v12:
==> flow/design.v (excerpt) <==
module bopit(clk, rst, btnR, btnD, btnL, btnU, btnS, sw, seg, an, led, speaker 
    );
Size: ~1400 cells after synthesis, roughly 36 I/O pins, ~0.012 mm2 of cells after synthesis.
export LEC_CHECK = 0
export CAP_MARGIN = 15
export CELL_PAD_IN_SITES_GLOBAL_PLACEMENT = 0
export CORE_ASPECT_RATIO = 0.92
export CORE_MARGIN = 2
export CORE_UTILIZATION = 72
export CTS_CLUSTER_DIAMETER = 28
export CTS_CLUSTER_SIZE = 41
export GPL_ROUTABILITY_DRIVEN = 1
export MIN_ROUTING_LAYER = met1
export PLACE_DENSITY_LB_ADDON = 0.0
export SETUP_SLACK_MARGIN = 0.68
export SLEW_MARGIN = 20
create_clock -name core_clock -period 2.28 [get_ports {clk}]
run.sh (not shown) runs the stock make flow with config.mk's settings and CLKGATE_MAP_FILE=.
No final results exist for v12, since it was stopped by error DPL-0038 during clock tree synthesis.
Modified inputs, v15 compared to v12
- a deleted CTS_CLUSTER_DIAMETER that had been 28
- a deleted CELL_PAD_IN_SITES_GLOBAL_PLACEMENT that had been 0
- an added MAX_ROUTING_LAYER of met4
- a deleted CTS_CLUSTER_SIZE that had been 41
- a change of CAP_MARGIN from 15 to 20
- a deleted GPL_ROUTABILITY_DRIVEN that had been 1
- a deleted MIN_ROUTING_LAYER that had been met1
- a deleted CORE_ASPECT_RATIO that had been 0.92
- a change of SETUP_SLACK_MARGIN from 0.68 to 1.07
- a deleted PLACE_DENSITY_LB_ADDON that had been 0.0
- a change of the clock period (ns, I/O delays scaled along) from 2.28 to 7.48
==> comparison <==
v15 closes out successfully: all stages finished, all timing, DRC and antenna checks passed.
NOTE number of core rows v12->v15 increased by a few percent
v15 -> v12: xor/xnor share of the synthesized area delta 0, exact match
Die boundary height ends up higher on v15.
Lower total instance count after detailed placement goes to v15 over v12.
For cell area reported after detailed placement, dividing the value from v15 by the value from v12 gives 0.902.
v12 -> v15: chip area flat
v15 and v12 ended up with roughly the same cell area after synthesis.
Setup changes, v15 to v16
- MAX_ROUTING_LAYER removed (was met4)
- SETUP_SLACK_MARGIN removed (was 1.07)
- the clock period (ns, I/O delays scaled along) changed from 7.48 to 3.97
### Flow results
Between v15 and v16, clock buffer count decreased.
On design area, v16 tracks v15 almost exactly.
In v16 the worst slack after detailed placement turned out 2850 ps lower than in v15.
Measured against each other, v15 and v16 differ in wire length on met3, the higher figure coming from v15.
v15 → v16: smallest setup slack after layout went down by 3340 ps; core occupancy in the finished layout was more or less identical.
Relative to v15, power dissipated by switching net loads has gone up in v16.
On required time of the critical path: between v15 and v16, it ends up lower for v16.
Non-clock buffer count on v16 is up relative to v15.
Cmp v16 vs v15: reg2reg setup slack lower in v16

* * *

bopit again, from the RTL that the note above started with.
export LEC_CHECK = 0
export ABC_AREA = 1
export CAP_MARGIN = 0
export CELL_PAD_IN_SITES_DETAIL_PLACEMENT = 0
export CELL_PAD_IN_SITES_GLOBAL_PLACEMENT = 3
export CORE_MARGIN = 2
export CORE_UTILIZATION = 48
export CTS_CLUSTER_DIAMETER = 237
export CTS_CLUSTER_SIZE = 69
export GPL_ROUTABILITY_DRIVEN = 1
export HOLD_SLACK_MARGIN = 0.2
export MIN_ROUTING_LAYER = met2
export PLACE_DENSITY_LB_ADDON = 0.24
export SETUP_SLACK_MARGIN = 0.39
export SLEW_MARGIN = 35
export TNS_END_PERCENT = 30
create_clock -name core_clock -period 4.52 [get_ports {clk}]
The starting point stopped in 3_1_place_gp_skip_io on FLW-0024.
==> next run, changes <==
Settings changed: ABC_AREA 1 to default, CAP_MARGIN 0 to 20, CELL_PAD_IN_SITES_DETAIL_PLACEMENT 0 to default, CORE_UTILIZATION 48 to 70, CTS_CLUSTER_DIAMETER 237 to default, CTS_CLUSTER_SIZE 69 to default, GPL_ROUTABILITY_DRIVEN 1 to default, HOLD_SLACK_MARGIN 0.2 to default, MIN_ROUTING_LAYER met2 to default, PLACE_DENSITY_LB_ADDON 0.24 to default, SETUP_SLACK_MARGIN 0.39 to 1.41, SLEW_MARGIN 35 to 20, TNS_END_PERCENT 30 to default.
Clock period 4.52 ns to 10.0 ns, I/O delays scaled along.
Effect:
- The changed run did not get past 3_1_place_gp_skip_io (GPL-0301)
- area after synthesis shrinks by 9.8%
- die size went down by 37%
- synthesized cell count goes down by 27%
==> next run, changes <==
Settings changed: ABC_AREA from default to 1, CAP_MARGIN 20 to 25, CORE_MARGIN 2 to 10, CORE_UTILIZATION 70 to 57, CTS_CLUSTER_DIAMETER from default to 40, GPL_TIMING_DRIVEN from default to 0, MIN_ROUTING_LAYER from default to met1, SETUP_SLACK_MARGIN 1.41 to -0.17, SLEW_MARGIN 20 to 40.
Outcome: The changed run stopped in 3_1_place_gp_skip_io. Die area went up by 64%. Synthesized area went up by 11%. Synthesized cell count went up by 37%.
==> next run, changes <==
Settings changed: ABC_AREA 1 to default, CAP_MARGIN 25 to 20, CELL_PAD_IN_SITES_GLOBAL_PLACEMENT 3 to default, CORE_MARGIN 10 to 2, CORE_UTILIZATION 57 to 40, CTS_CLUSTER_DIAMETER 40 to default, GPL_TIMING_DRIVEN 0 to default, MIN_ROUTING_LAYER met1 to default, SETUP_SLACK_MARGIN -0.17 to default, SLEW_MARGIN 40 to 20.
Clock period 10.0 ns to 3.93 ns, I/O delays scaled along.
- The changed run completed without violations
- die size came out higher by 4.9%
- synthesized area came out lower by 9.8%
- synthesized cell count came out lower by 27%

* * *

## alpha
The RTL this note starts from:
==> flow/design.v <==
`timescale 1ns / 1ps
module display7(clk, seg_number, an_number, seg, an, btnU
    );
    input clk, btnU;
    output reg [7:0] seg;
    output reg [3:0] an;
    input wire [3:0] seg_number;
    input wire [1:0] an_number;
    always @ (*)
    begin 
        case(seg_number)
            4'h0: seg = 8'b11000000;
            4'h1: seg = 8'b11111001;
            4'h2: seg = 8'b10100100;
            4'h3: seg = 8'b10110000;
            4'h4: seg = 8'b10011001;
            4'h5: seg = 8'b10010010;
            4'h6: seg = 8'b10000010;
            4'h7: seg = 8'b11111000;
            4'h8: seg = 8'b10000000;
            4'h9: seg = 8'b10010000;
            default: seg = 8'b00000000;
        endcase
        case(an_number)
            2'b00: an = 4'b0111;
            2'b01:
            begin
            an = 4'b1011;
            seg[7] = 0;
            end
            2'b10: an = 4'b1101;
            2'b11: an = 4'b1110;
            default: an = 4'b0000;
        endcase
     end 
endmodule
`timescale 1ns / 1ps
module notes(clk, rst, speaker, signal
    );
    input clk;
    input rst;
    input [1:0] signal;
    output reg speaker;
    reg [3:0] seg_number;
    reg [1:0] an_number;
    reg [7:0] counter;
    always @(posedge clk)
    begin
        if (rst)
        begin
            counter <= 0;
            speaker <= 0;
        end
        else if (signal == 2'b00)
        begin
            counter <= 0;
            speaker <= 0;
        end  
        else if (signal == 2'b01)
        begin
            if(counter==55) counter <= 0; else counter <= counter+1;
            speaker <= counter[5];
        end
        else  
        begin
            if(counter==221) counter <= 0; else counter <= counter+1;
            speaker <= counter[7];
        end
    end
endmodule
`timescale 1ns / 1ps
module randomNumber #(parameter BITS = 5)(
    input clk,
    input rst,
    output reg [4:0] data
    );
   reg [4:0] data_next;
   always @* begin
    data_next[4] = data[4]^data[1];
    data_next[3] = data[3]^data[0];
    data_next[2] = data[2]^data_next[4];
    data_next[1] = data[1]^data_next[3];
    data_next[0] = data[0]^data_next[2];
   end
   always @(posedge clk) begin
    if(rst)
        data <= 5'h1f;
    else
        data <= data_next;
   end
endmodule
`timescale 1ns / 1ps
module clock_1hz(clk, rst, clk_1hz
    );
    input clk;
    input rst;
    output clk_1hz;
    reg clk_1hz;
    reg [12:0] counter;
    always @ (posedge clk)
        if (rst)
            begin
                counter <= 0;
                clk_1hz <= 0;
            end
        else if (counter == 13'd4999)
            begin
                counter <= 0;
                clk_1hz <= 1;
            end
        else
            begin
                clk_1hz <= 0;
                counter <= counter + 1;
            end    
endmodule
`timescale 1ns / 1ps
module clock_500hz(clk, rst, clk_500hz
    );
    input clk;
    input rst;
    output clk_500hz;
    reg clk_500hz;
    reg [3:0] counter;
    always @ (posedge clk)
        begin
            if (rst)
            begin
                counter <= 0;
                clk_500hz <= 0;
            end
            else if (counter == 4'd9)
            begin
                counter <= 0;
                clk_500hz <= 1;
            end
            else
            begin
                clk_500hz <= 0;
                counter <= counter + 1;
            end    
        end
endmodule
`timescale 1ns / 1ps
module bopit(clk, rst, btnR, btnD, btnL, btnU, btnS, sw, seg, an, led, speaker 
    );
    input clk;
    input rst;
    input btnR, btnS, btnD, btnU, btnL;
    input [7:0] sw;
    output reg [7:0] led;
    output [7:0] seg;
    output [3:0] an;
    reg [3:0] seg_number;
    reg [1:0] an_number;
    wire clk_1hz;  
    wire clk_500hz;  
    wire [4:0] randomBop;  
    output wire speaker;
    reg [1:0] signal;  
    reg [7:0] ledCode;
    reg [3:0] bopCode; 
    reg [3:0] ones_seconds;
    reg [3:0] tens_seconds;
    reg [3:0] ones_score;
    reg [3:0] tens_score;
    integer an_toggle;
    integer an_index;
    integer gameOn;
    integer command_type;
    integer command_number;
    integer roundWon;
    integer roundDelay;
    integer fail_count;
    notes bop_notes(
        .clk(clk),
        .rst(rst),
        .signal(signal),
        .speaker(speaker)
    );
    randomNumber randomNum (
        .clk(clk),
        .rst(rst),
        .data(randomBop)
    );
    clock_1hz clock_1 (
		.clk(clk), 
		.rst(rst),
		.clk_1hz(clk_1hz)
	);
    clock_500hz clock_500 (
        .clk(clk),
        .rst(rst),
        .clk_500hz(clk_500hz)
    );
    display7 segmentDisplay (
            .clk(clk), 
            .seg_number(seg_number), 
            .an_number(an_number), 
            .seg(seg), 
            .an(an), 
            .btnU(btnU) 
    );
    always @ (posedge clk)
    if (rst)
    begin
        ones_seconds <= 0;
        tens_seconds <= 0;
        command_type <= 10;
        command_number <= 8;
        an_toggle <= 0;
        an_index <= 0;
        ones_score <= 0;
        tens_score <= 0;
        bopCode <= 0;
        ledCode <= 0;
        gameOn <= 1;
        roundWon <= 0;
        roundDelay <= 0;
        signal <= 0;
        fail_count <= 0;
        seg_number <= 0;
        an_number <= 0;
        led <= 0;
    end
    else
    begin
        if (btnS)
        begin
            roundWon <= 0;
            roundDelay <= 0;
            gameOn <= 1;
            ones_score <= 0;
            tens_score <= 0;
            ones_seconds <= 0;
            tens_seconds <= 0;
            bopCode <= randomBop % 12;
            fail_count <= 0;
        end
        if (!roundWon)
        begin
        case(bopCode)
            0:
            begin  
                if (sw[0])
                begin
                    roundWon <= 1;
                end
                else if(sw[7:0] || btnU || btnL || btnD || btnR)
                begin
                    gameOn <= 0;
                end
            end
            1:
            begin  
                if (sw[1])
                begin
                    roundWon <= 1;
                end
                else if(sw[7:0] || btnU || btnL || btnD || btnR)
                begin
                    gameOn <= 0;
                end
            end
            2:
            begin  
                if (sw[2])
                begin
                    roundWon <= 1;
                end
                else if(sw[7:0] || btnU || btnL || btnD || btnR)
                begin
                    gameOn <= 0;
                end
            end
            3:
            begin  
                if (sw[3])
                begin
                    roundWon <= 1;
                end
                else if(sw[7:0] || btnU || btnL || btnD || btnR)
                begin
                    gameOn <= 0;
                end
            end
            4:
            begin  
                if (sw[4])
                begin
                    roundWon <= 1;
                end
                else if(sw[7:0] || btnU || btnL || btnD || btnR)
                begin
                    gameOn <= 0;
                end
            end
            5:
            begin  
                if (sw[5])
                begin
                    roundWon <= 1;
                end
                else if(sw[7:0] || btnU || btnL || btnD || btnR)
                begin
                    gameOn <= 0;
                end
            end
            6:
            begin  
                if (sw[6])
                begin
                    roundWon <= 1;
                end
                else if(sw[7:0] || btnU || btnL || btnD || btnR)
                begin
                    gameOn <= 0;
                end
            end
            7:
            begin  
                if (sw[7])
                begin
                    roundWon <= 1;
                end
                else if(sw[7:0] || btnU || btnL || btnD || btnR)
                begin
                    gameOn <= 0;
                end
            end
            8:
            begin  
                if (btnU)
                begin
                    roundWon <= 1;
                end
                else if(sw[7:0] || btnU || btnL || btnD || btnR)
                begin
                    gameOn <= 0;
                end
            end
            9:
            begin  
                if (btnR)
                begin
                    roundWon <= 1;
                end
                else if(sw[7:0] || btnU || btnL || btnD || btnR)
                begin
                    gameOn <= 0;
                end
            end
            10:
            begin  
                if (btnD)
                begin
                    roundWon <= 1;
                end
                else if(sw[7:0] || btnU || btnL || btnD || btnR)
                begin
                    gameOn <= 0;
                end
            end
            11:
            begin  
                if (btnL)
                begin
                    roundWon <= 1;
                end
                else if(sw[7:0] || btnU || btnL || btnD || btnR)
                begin
                    gameOn <= 0;
                end
            end
        endcase
        end
        if (clk_1hz && gameOn)
        begin
            if (roundWon)
            begin
                if (roundDelay == 0)
                    signal <= 1;
                if (roundDelay == 1)
                    signal <= 0;
                if (roundDelay == 3)
                begin
                    roundWon <= 0;
                    roundDelay <= 0;
                    bopCode <= randomBop % 12;
                    if (ones_score == 4'b1001)
                    begin
                       ones_score <= 0; 
                       tens_score <= tens_score + 1;
                    end
                    else
                    begin
                       ones_score <= ones_score + 1;
                    end
                end
                else
                begin
                    roundDelay <= roundDelay + 1;
                end
                   ones_seconds <= 0;
                   tens_seconds <= 0;
            end
            else
            begin 
                ones_seconds <= ones_seconds + 1;
                if (ones_seconds == 4'b1001)
                begin
                    ones_seconds <= 0; 
                    tens_seconds <= tens_seconds + 1;
                end
            end
        end
        if (tens_seconds == 4'b0001)
        begin
            ones_seconds <= 0;
            tens_seconds <= 0;
            gameOn <= 0;
        end
        if (clk_500hz && gameOn)  
        begin
            an_index <= an_toggle % 4;
            case(an_index)
                0:
                begin
                    if (bopCode > 4'b0111)  
                    begin
                        seg_number <= 4'b1000;
                        ledCode <= 8'b00000000;
                        led [7:0] <= ledCode [7:0];
                    end
                    else  
                    begin
                        seg_number <= 4'b0101;
                        ledCode <= 8'b00000001 << (bopCode % 8);
                        led [7:0] <= ledCode [7:0];
                    end
                    an_number <= an_index;
                end
                1:
                begin
                    seg_number <= bopCode % 8; 
                    an_number <= an_index;
                end
                2:
                begin
                    seg_number <= tens_seconds;
                    an_number <= an_index;
                end
                3:
                begin
                    seg_number <= ones_seconds;
                    an_number <= an_index;                  
                end
                default:
                begin
                    seg_number <= 0;
                    an_number <= 0;
                end
            endcase
            an_toggle <= an_toggle + 1;
        end
        else if (clk_500hz && !gameOn)
        begin
            if (fail_count != 500)
            begin
                signal <= 2;
                fail_count <= fail_count + 1;
            end
            if (fail_count == 500)
                signal <= 0;
            an_index <= an_toggle % 4;
            case(an_index)
                0:
                begin
                    seg_number <= 0;
                    an_number <= an_index;
                end
                1:
                begin
                    seg_number <= 0;
                    an_number <= an_index;
                end
                2:
                begin
                    seg_number <= tens_score;
                    an_number <= an_index;
                end
                3:
                begin
                    seg_number <= ones_score;
                    an_number <= an_index;                  
                end
                default:
                begin
                    seg_number <= 0;
                    an_number <= 0;
                end
            endcase
            an_toggle <= an_toggle + 1;
        end
    end
endmodule
clock: 2.24 ns
lec_check: 0
abc_area: 1
cap_margin: 20
core_margin: 2
core_utilization: 72
cts_cluster_size: 71
hold_slack_margin: 0.25
place_density: 0.36
setup_slack_margin: 0.28
slew_margin: 20
[inputs] beta vs alpha
==> flow/config.mk <==
export PLATFORM = sky130hd
export DESIGN_NAME = bopit
export DESIGN_NICKNAME = bopit
export VERILOG_FILES = /design/flow/design.v
export SDC_FILE = /design/flow/constraint.sdc
export NUM_CORES = 4
export LEC_CHECK = 0
export CAP_MARGIN = 20
export CORE_MARGIN = 2
export CORE_UTILIZATION = 40
export SLEW_MARGIN = 20
==> flow/constraint.sdc <==
create_clock -name core_clock -period 10.0 [get_ports {clk}]
set_input_delay 2.0000 -clock core_clock [delete_from_list [all_inputs] [get_ports {clk}]]
set_output_delay 2.0000 -clock core_clock [all_outputs]
set_load 0.01 [all_outputs]
beta went all the way through the flow, and no timing, DRC or antenna check failed.
The logic depth of the worst register-to-register path in beta sits 6 below the value recorded for alpha.
Cmp beta vs alpha: combined global-route utilization of all metal layers lower in beta
beta vs. alpha: relative max-transition margin went down by 20 points.
Utilization came out lower on beta than on alpha.
Run comparison: alpha capture point of the critical path roundDelay[12]; beta capture point of the critical path gameOn[17]
Changes in gamma relative to beta:
--- a/flow/config.mk
+++ b/flow/config.mk
@@ -7,5 +7,7 @@
 export LEC_CHECK = 0
+export ABC_AREA = 1
 export CAP_MARGIN = 20
 export CORE_MARGIN = 2
-export CORE_UTILIZATION = 40
+export CORE_UTILIZATION = 72
+export CTS_CLUSTER_DIAMETER = 395
 export SLEW_MARGIN = 20
==> flow/constraint.sdc <==
create_clock -name core_clock -period 2.26 [get_ports {clk}]
set_input_delay 0.4520 -clock core_clock [delete_from_list [all_inputs] [get_ports {clk}]]
set_output_delay 0.4520 -clock core_clock [all_outputs]
set_load 0.01 [all_outputs]
Notes after the runs:
Looking at cell type of the slowest stage on the worst timing path, the buf_4 result is from beta; the dfxtp_1 one comes from gamma.
From beta to gamma the numbers moved as follows: total leakage power went up by 25%; pre-placement core utilization went up by 32 points; part of the total power dissipated in the clock network went down by 1.3 points; logic area went up by 9.8%.
Sort beta and gamma by first-pass GRT wire length, ascending, and beta comes first.
beta → gamma: netlist area before placement higher, all-layer global routing usage went up, detailed placer's ending HPWL went up.
gamma — final area 9.1% higher, beta as reference
Diff beta -> gamma | number of cell instances on the worst register-to-register path | increase of 10
gamma vs beta, timing endpoint of the critical path: seg[4] vs gameOn[17]
Input changes introduced in delta (baseline for comparison: gamma):
--- a/flow/config.mk
+++ b/flow/config.mk
@@ -7,7 +7,5 @@
 export LEC_CHECK = 0
-export ABC_AREA = 1
 export CAP_MARGIN = 20
 export CORE_MARGIN = 2
-export CORE_UTILIZATION = 72
-export CTS_CLUSTER_DIAMETER = 395
+export CORE_UTILIZATION = 16
 export SLEW_MARGIN = 20
==> flow/constraint.sdc <==
create_clock -name core_clock -period 3.93 [get_ports {clk}]
set_input_delay 0.7860 -clock core_clock [delete_from_list [all_inputs] [get_ports {clk}]]
set_output_delay 0.7860 -clock core_clock [all_outputs]
set_load 0.01 [all_outputs]
==> comparison <==
Re count of clock-buffer cells in the layout: gamma was lower than delta. The number of fill cells in the layout in delta sits about 540% above the value recorded for gamma. Fraction of cell area in non-clock buffers | delta below gamma. delta vs gamma: number of placement rows up by more than 100%. Changes observed in delta relative to gamma: synthesized instance count dropped 508; wire length of the first global-routing pass dropped about 18%; routed wire length dropped about 20%. On required time of the critical path: between gamma and delta, it ends up lower for gamma. Side by side, number of standard cells in the final layout excluding fillers turned out higher in delta than in gamma.
Relative to delta, the following input files were edited for epsilon:
--- a/flow/config.mk
+++ b/flow/config.mk
@@ -9,3 +9,6 @@
 export CORE_MARGIN = 2
-export CORE_UTILIZATION = 16
+export CORE_UTILIZATION = 72
+export HOLD_SLACK_MARGIN = -0.1
+export MAX_ROUTING_LAYER = met4
+export SETUP_SLACK_MARGIN = -0.21
 export SLEW_MARGIN = 20
==> flow/constraint.sdc <==
create_clock -name core_clock -period 5.8 [get_ports {clk}]
set_input_delay 1.1600 -clock core_clock [delete_from_list [all_inputs] [get_ports {clk}]]
set_output_delay 1.1600 -clock core_clock [all_outputs]
set_load 0.01 [all_outputs]
==> results <==
- Delta (epsilon minus delta): met1 track utilization from global routing moved up, remaining max-slew budget at the tightest pin moved up.
- In epsilon the critical path arrival turned out 0.51 ns higher than in delta.
- Diff delta -> epsilon: maximum number of pins on one net before global-route repair went down; total wire length after detailed routing went down.
- epsilon reports its end point of the critical path as fail_count[17] while delta reports seg[3].
- Between epsilon and delta, it is epsilon whose core utilization is higher, by 62 points.
- Lower number of buffers and inverters on the critical path among epsilon and delta: epsilon
Power figures rest on the tool's default switching activity, not on a simulated workload.
